==> flow/design.v (excerpt) <==
module bnn_layer0 (
    input  wire        clk,
    input  wire        reset_n,
    input  wire        i_run,
    output wire        o_idle,
    output wire        o_done,
    output wire [6:0]  addr_input,
    output wire        ce_input,
    input  wire [27:0] q_input,
    output wire [1:0]  addr_weight,
    output wire        ce_weight,
    input  wire [26:0] q_weight,
    output wire [6:0]  addr_output,
    output wire        we_output,
    output wire [25:0] d_output
);
wire        w_read, w_write;
wire        w_we_input, w_we_weight, w_ce_output, w_we_output;
wire [27:0] w_d_input;
wire [26:0] w_d_weight;
bnn_layer #(
    .CNT_BIT         (31),
    .IN_MEM_DWIDTH   (28),
    .IN_MEM_AWIDTH   (7),
    .IN_MEM_DEPTH    (84),
    .WEGT_MEM_DWIDTH (27),
    .WEGT_MEM_AWIDTH (2),
    .WEGT_MEM_DEPTH  (3),
    .OUT_MEM_DWIDTH  (26),
    .OUT_MEM_AWIDTH  (7),
    .OUT_MEM_DEPTH   (78),
    .WEGT_WIDTH      (3),
    .IN_DATA_WIDTH   (28),
    .STRIDE          (1),
    .IN_CHANNEL      (3),
    .OUT_CHANNEL     (3)
) u_bnn_layer (
    .clk         (clk),
    .reset_n     (reset_n),
    .i_run       (i_run),
    .i_num_cnt   (31'd84),
    .o_idle      (o_idle),
    .o_read      (w_read),
    .o_write     (w_write),
    .o_done      (o_done),
    .addr_input  (addr_input),
    .ce_input    (ce_input),
    .we_input    (w_we_input),
    .q_input     (q_input),
    .d_input     (w_d_input),
    .addr_weight (addr_weight),
    .ce_weight   (ce_weight),
    .we_weight   (w_we_weight),
    .q_weight    (q_weight),
    .d_weight    (w_d_weight),
    .addr_output (addr_output),
    .ce_output   (w_ce_output),
    .we_output   (w_we_output),
    .q_output    (26'd0),
    .d_output    (d_output)
);
assign we_output = w_ce_output & w_we_output;
  ...
clock: 5.14 ns
lec_check: 0
cap_margin: 0
cell_pad_in_sites_global_placement: 0
core_aspect_ratio: 0.72
core_margin: 2
core_utilization: 72
cts_cluster_diameter: 191
cts_cluster_size: 14
place_density: 0.65
setup_slack_margin: 1.35
slew_margin: 20
tns_end_percent: 100
run.sh (not shown) runs the stock make flow with config.mk's settings and CLKGATE_MAP_FILE=.
The baseline finished but fails on setup timing.
==> next run, changes <==
==> flow/config.mk (replaced) <==
export PLATFORM = sky130hd
export DESIGN_NAME = bnn_layer0
export DESIGN_NICKNAME = bnn_layer0
export VERILOG_FILES = /design/flow/design.v
export SDC_FILE = /design/flow/constraint.sdc
export NUM_CORES = 4
export LEC_CHECK = 0
export CAP_MARGIN = 20
export CORE_ASPECT_RATIO = 0.81
export CORE_MARGIN = 2
export CORE_UTILIZATION = 40
export SLEW_MARGIN = 20
export TNS_END_PERCENT = 60
==> flow/constraint.sdc (replaced) <==
create_clock -name core_clock -period 3.81 [get_ports {clk}]
set_input_delay 0.7620 -clock core_clock [delete_from_list [all_inputs] [get_ports {clk}]]
set_output_delay 0.7620 -clock core_clock [all_outputs]
set_load 0.01 [all_outputs]
=> The new run produced a layout that fails on setup timing; die size rose by 79%; design area rose by 6.2%; critical path depth stays the same; register-to-register slack got worse by 1300 ps; power rose by 60%; combinational power rose by 41%; final cell count rose by 18%; clock-buffer cell count rose by 87; maximum frequency hardly moves; utilization fell by 33 points.
==> next run, changes <==
==> flow/config.mk (replaced) <==
export PLATFORM = sky130hd
export DESIGN_NAME = bnn_layer0
export DESIGN_NICKNAME = bnn_layer0
export VERILOG_FILES = /design/flow/design.v
export SDC_FILE = /design/flow/constraint.sdc
export NUM_CORES = 4
export LEC_CHECK = 0
export CAP_MARGIN = 35
export CORE_MARGIN = 2
export CORE_UTILIZATION = 72
export CTS_CLUSTER_DIAMETER = 97
export CTS_CLUSTER_SIZE = 20
export PLACE_DENSITY = 0.64
export SETUP_SLACK_MARGIN = -0.39
export SLEW_MARGIN = 5
==> flow/constraint.sdc (replaced) <==
create_clock -name core_clock -period 4.34 [get_ports {clk}]
set_input_delay 0.8680 -clock core_clock [delete_from_list [all_inputs] [get_ports {clk}]]
set_output_delay 0.8680 -clock core_clock [all_outputs]
set_load 0.01 [all_outputs]
The new run finished but failed the layout checks on setup timing.
Wire length is lower by 8.9%.
Clock skew barely changes.
Critical path depth stays the same.
Global-route usage is higher by 14 points.
Via count stays flat.
Synthesized cell count stays the same.
Count of clock-buffer cells in the layout is lower by 115.
Total power is lower by 30%.
Cell area is lower by about 5.6%.
Worst setup slack gets better by 510 ps.
Core utilization is higher by 33 points.
==> next run, changes <==
==> flow/config.mk (replaced) <==
export PLATFORM = sky130hd
export DESIGN_NAME = bnn_layer0
export DESIGN_NICKNAME = bnn_layer0
export VERILOG_FILES = /design/flow/design.v
export SDC_FILE = /design/flow/constraint.sdc
export NUM_CORES = 4
export LEC_CHECK = 0
export CAP_MARGIN = 20
export CORE_MARGIN = 2
export CORE_UTILIZATION = 72
export PLACE_DENSITY = 0.6
export SETUP_SLACK_MARGIN = 0.62
export SLEW_MARGIN = 20
==> flow/constraint.sdc (replaced) <==
create_clock -name core_clock -period 5.65 [get_ports {clk}]
set_input_delay 1.1300 -clock core_clock [delete_from_list [all_inputs] [get_ports {clk}]]
set_output_delay 1.1300 -clock core_clock [all_outputs]
set_load 0.01 [all_outputs]
The new run produced a clean layout.
Setup slack improves by 1300 ps.
Register-to-register slack improves by 1300 ps.
Total power decreases by 4.7%.
Cell count hardly moves.
Design area rises by 1.1%.
Routed wire length climbs by 0.82%.

========
run 1:
Starting RTL as in the previous note.
export LEC_CHECK = 0
export ABC_AREA = 1
export CAP_MARGIN = 15
export CELL_PAD_IN_SITES_DETAIL_PLACEMENT = 0
export CELL_PAD_IN_SITES_GLOBAL_PLACEMENT = 1
export CORE_MARGIN = 10
export CORE_UTILIZATION = 32
export CTS_CLUSTER_SIZE = 31
export GPL_ROUTABILITY_DRIVEN = 0
export GPL_TIMING_DRIVEN = 0
export MAX_ROUTING_LAYER = met4
export PLACE_DENSITY_LB_ADDON = 0.22
export SETUP_SLACK_MARGIN = 0.04
export SLEW_MARGIN = 20
create_clock -name core_clock -period 4.31 [get_ports {clk}]
Run 1 finished every stage; the final checks, however, were not passed, the failures being negative setup slack.
Input changes introduced in run 2 (baseline for comparison: run 1):
- PLACE_DENSITY now 0.92, previously not set
- SLEW_MARGIN now 5, was 20
- SETUP_SLACK_MARGIN now 0.65, was 0.04
- CELL_PAD_IN_SITES_GLOBAL_PLACEMENT no longer set, was 1
- CTS_CLUSTER_DIAMETER now 97, previously not set
- CORE_MARGIN now 2, was 10
- GPL_TIMING_DRIVEN no longer set, was 0
- CTS_CLUSTER_SIZE now 20, was 31
- CORE_UTILIZATION now 72, was 32
- GPL_ROUTABILITY_DRIVEN no longer set, was 0
- ABC_AREA no longer set, was 1
- PLACE_DENSITY_LB_ADDON no longer set, was 0.22
- CELL_PAD_IN_SITES_DETAIL_PLACEMENT no longer set, was 0
- CAP_MARGIN now 0, was 15
- MAX_ROUTING_LAYER no longer set, was met4
- the clock period (ns, I/O delays scaled along) now 4.66, was 4.31
## What came out
Total CTS buffers of run 2 falls short of that of run 1 by more than half. When the final numbers for run 2 and run 1 were put side by side, the post-synthesis instance total turned out to be smaller in run 2. Run 2: slew at the pin with the worst max-slew slack is 0.031 ns higher than what run 1 reported. Note that the sequential group power recorded for run 1 amounts to 1.3 times the value seen in run 2. Looking at largest cell class by area, the sequential cells result is from run 1; the combinational gates one comes from run 2. In the metrics for run 2 and run 1, the one carrying the higher count of clock-buffer cells in the layout is run 1. Proportion of power drawn by the clock network up 14 points in run 2 wrt run 1. Diff run 1 -> run 2: global-route wire length before repair decreased by about 43% relative to the old numbers; global-route usage increased by 7.4 points relative to the old numbers; worst vdd rail ir drop decreased by 0.40 mV relative to the old numbers. | run 2 | all stages done | FAIL | negative setup slack |.
The inputs of run 3 differ from those of run 2 as listed below.
- swapping 0 for 20 in CAP_MARGIN
- clearing CTS_CLUSTER_SIZE, which used to be 20
- swapping 0.65 for 0.76 in SETUP_SLACK_MARGIN
- clearing CTS_CLUSTER_DIAMETER, which used to be 97
- swapping 0.92 for 0.66 in PLACE_DENSITY
- swapping 5 for 20 in SLEW_MARGIN
- swapping 4.66 for 4.55 in the clock period (ns, I/O delays scaled along)
[run 3] flow finished | final checks: failed | reasons: negative setup slack. STATUS run=run 2 STAGES=ALL_DONE FINAL_CHECKS=FAILED CAUSE=negative setup slack. [compare] base=run 2 new=run 3: part of the power in registers -11 points, count of clock-buffer cells in the layout +121, routed wire length -about 15%.
> inputs changed (run 3 -> run 4)
- GPL_TIMING_DRIVEN: unset -> 0
- CORE_ASPECT_RATIO: unset -> 0.81
- CAP_MARGIN: 20 -> 30
- CORE_UTILIZATION: 72 -> 40
- TNS_END_PERCENT: unset -> 60
- CORE_MARGIN: 2 -> 8
- PLACE_DENSITY: 0.66 -> unset
- SETUP_SLACK_MARGIN: 0.76 -> unset
- the clock period (ns, I/O delays scaled along): 4.55 -> 3.81
### Flow results
- The run showing the smaller power spent charging and discharging nets is run 3.
- STATUS run=run 4 STAGES=ALL_DONE FINAL_CHECKS=FAILED CAUSE=negative hold slack, negative setup slack
- On run 4: power after layout is 22% higher than what run 3 gave.
- Against run 3, wire length in run 4 came out worse.
- Highest metal layer with signal wires: met4 -> run 3, met5 -> run 4
- Cmp run 4 vs run 3: placement row count higher in run 4
- There was hardly any difference in fraction of area in clock buffers and inverters between run 3 and run 4.
- Compared to run 3, run 4 shows a narrower setup margin.
- Relative to run 3, post-CTS resize count has decreased by 47 in run 4.
- Across both runs, die area was higher for run 4 than for run 3.
- Utilization was lower in the run labelled run 4.

========
bnn_layer0 again, from the RTL that the note above started with.
make LEC_CHECK=0 CAP_MARGIN=20 CORE_MARGIN=2 CORE_UTILIZATION=40 PLACE_DENSITY=0.6 SLEW_MARGIN=20 finish   # period 6.0 ns
Change:
Settings changed: SETUP_SLACK_MARGIN set to 1.2.
Clock period 6.0 ns to 5.44 ns, I/O delays scaled along.
Routed wire length rose slightly.
Synthesized area is unchanged.
Global-route usage rose by 0.14 points.
Utilization rose by 0.67 points.
Hold slack is worse by 0.081 ns.
Total power rose by roughly a tenth.
Design area rose slightly.
Change:
Settings changed: CORE_UTILIZATION 40 to 12, SETUP_SLACK_MARGIN 1.2 to unset.
Clock period 5.44 ns to 9.2 ns, I/O delays scaled along.
What happened: Wire length rose by 7.9%. Setup slack is better by 3.4 ns. Total power came out lower by 42%. Worst hold slack gains 0.18 ns.
Change:
Settings changed: CELL_PAD_IN_SITES_GLOBAL_PLACEMENT set to 0, CORE_ASPECT_RATIO set to 0.95, CORE_UTILIZATION 12 to 72, CTS_CLUSTER_DIAMETER set to 96, CTS_CLUSTER_SIZE set to 13, PLACE_DENSITY 0.6 to unset, PLACE_DENSITY_LB_ADDON set to 0.2, SETUP_SLACK_MARGIN set to 0.66, TNS_END_PERCENT set to 75.
Clock period 9.2 ns to 5.12 ns, I/O delays scaled along.
Result: Now the flow completed and failed the layout checks on negative setup slack. Count of clock-buffer cells in the layout falls by 42. Final cell count falls by 47%. Sequential power rises by 80%. Die size falls by 83%. Power rises by 59%. Worst setup slack degrades by 3.7 ns.

========
Starting RTL as in the previous note.
==> flow/config.mk <==
export PLATFORM = sky130hd
export DESIGN_NAME = bnn_layer0
export DESIGN_NICKNAME = bnn_layer0
export VERILOG_FILES = /design/flow/design.v
export SDC_FILE = /design/flow/constraint.sdc
export NUM_CORES = 4
export LEC_CHECK = 0
export CAP_MARGIN = 20
export CELL_PAD_IN_SITES_GLOBAL_PLACEMENT = 0
export CORE_ASPECT_RATIO = 0.95
export CORE_MARGIN = 2
export CORE_UTILIZATION = 72
export CTS_CLUSTER_DIAMETER = 191
export CTS_CLUSTER_SIZE = 13
export PLACE_DENSITY_LB_ADDON = 0.2
export SETUP_SLACK_MARGIN = 1.35
export SLEW_MARGIN = 20
export TNS_END_PERCENT = 20
==> flow/constraint.sdc <==
create_clock -name core_clock -period 5.12 [get_ports {clk}]
set_input_delay 1.0240 -clock core_clock [delete_from_list [all_inputs] [get_ports {clk}]]
set_output_delay 1.0240 -clock core_clock [all_outputs]
set_load 0.01 [all_outputs]
The baseline finished with negative setup slack left.
==> next run, changes <==
Settings changed: CELL_PAD_IN_SITES_GLOBAL_PLACEMENT 0 to not set, CORE_ASPECT_RATIO 0.95 to not set, CORE_UTILIZATION 72 to 68, CTS_CLUSTER_DIAMETER 191 to not set, CTS_CLUSTER_SIZE 13 to not set, PLACE_DENSITY set to 0.6, PLACE_DENSITY_LB_ADDON 0.2 to not set, SETUP_SLACK_MARGIN 1.35 to not set, TNS_END_PERCENT 20 to not set.
Clock period 5.12 ns to 9.2 ns, I/O delays scaled along.
Result:
- Now the flow produced a clean layout
- power decreases by 36%
- clock skew increases by 5.4 ps
- final area increases by 0.99%
- hold slack improves by 200 ps
- global-route usage decreases by 2.0 points
- die size increases by 5.8%
==> next run, changes <==
Settings changed: CORE_UTILIZATION 68 to 72, CTS_CLUSTER_DIAMETER set to 97, CTS_CLUSTER_SIZE set to 20, SETUP_SLACK_MARGIN set to 0.65.
Clock period 9.2 ns to 4.66 ns, I/O delays scaled along.
The new run produced a layout that fails on negative setup slack.
Non-clock buffer count rises by 134.
Critical path depth falls by 1.
Routed wire length hardly moves.
Via count rises slightly.
Cell area falls slightly.
Area after synthesis is unchanged.
Worst setup slack loses 4400 ps.
Global-route usage rises by 1.7 points.
Clock-buffer cell count falls by 108.
First-iteration DRC count falls slightly.
Die area falls by a few percent.

========
Starting RTL as in the previous note.
clock: 7.78 ns
lec_check: 0
abc_area: 1
cap_margin: 30
cell_pad_in_sites_global_placement: 0
core_aspect_ratio: 1.67
core_margin: 2
core_utilization: 52
cts_cluster_diameter: 130
max_routing_layer: met5
min_routing_layer: met1
place_density_lb_addon: 0.28
slew_margin: 20
Then changed:
- ABC_AREA: 1 -> default
- CAP_MARGIN: 30 -> 20
- CELL_PAD_IN_SITES_GLOBAL_PLACEMENT: 0 -> default
- CORE_ASPECT_RATIO: 1.67 -> default
- CORE_UTILIZATION: 52 -> 37
- CTS_CLUSTER_DIAMETER: 130 -> default
- GPL_TIMING_DRIVEN: default -> 1
- MAX_ROUTING_LAYER: met5 -> default
- PLACE_DENSITY_LB_ADDON: 0.28 -> 0.1
- SLEW_MARGIN: 20 -> 35
- TNS_END_PERCENT: default -> 30
- clock period: 7.78 -> 7.16 ns (I/O delays scaled with it)
Setup slack gets worse by 0.72 ns. Global-route usage shrinks by 14 points. Synthesized area shrinks slightly.
Then changed:
- ABC_AREA: default -> 1
- CAP_MARGIN: 20 -> 35
- CELL_PAD_IN_SITES_DETAIL_PLACEMENT: default -> 1
- CORE_UTILIZATION: 37 -> 40
- GPL_ROUTABILITY_DRIVEN: default -> 0
- GPL_TIMING_DRIVEN: 1 -> default
- MAX_ROUTING_LAYER: default -> met4
- MIN_ROUTING_LAYER: met1 -> default
- PLACE_DENSITY_LB_ADDON: 0.1 -> 0.12
- SLEW_MARGIN: 35 -> 20
- TNS_END_PERCENT: 30 -> default
- clock period: 7.16 -> 6.0 ns (I/O delays scaled with it)
The new run completed with no timing, DRC or antenna violations.
First-iteration DRC count rises by 130%.
Total power rises by 140%.
Setup slack loses 1.1 ns.
Routed wire length rises by 41%.
Sequential power rises by 44%.
Worst hold slack loses 0.12 ns.
Clock power rises by about 20%.
Core utilization rises by 3.2 points.
Cell area rises by 0.65%.
Clock-buffer cell count falls by 2.
Area after synthesis rises by 1.7%.
Then changed:
- CAP_MARGIN: 35 -> 15
- CELL_PAD_IN_SITES_DETAIL_PLACEMENT: 1 -> default
- CORE_UTILIZATION: 40 -> 72
- CTS_CLUSTER_DIAMETER: default -> 372
- CTS_CLUSTER_SIZE: default -> 10
- GPL_ROUTABILITY_DRIVEN: 0 -> default
- HOLD_SLACK_MARGIN: default -> -0.08
- MAX_ROUTING_LAYER: met4 -> default
- PLACE_DENSITY: default -> 0.6
- PLACE_DENSITY_LB_ADDON: 0.12 -> default
- clock period: 6.0 -> 2.63 ns (I/O delays scaled with it)
=>
- With this change the flow completed, yet does not pass: setup timing
- worst setup slack loses 3.2 ns
- final area goes up by 0.76%
- global-route usage grows by 17 points
Power figures rest on the tool's default switching activity, not on a simulated workload.
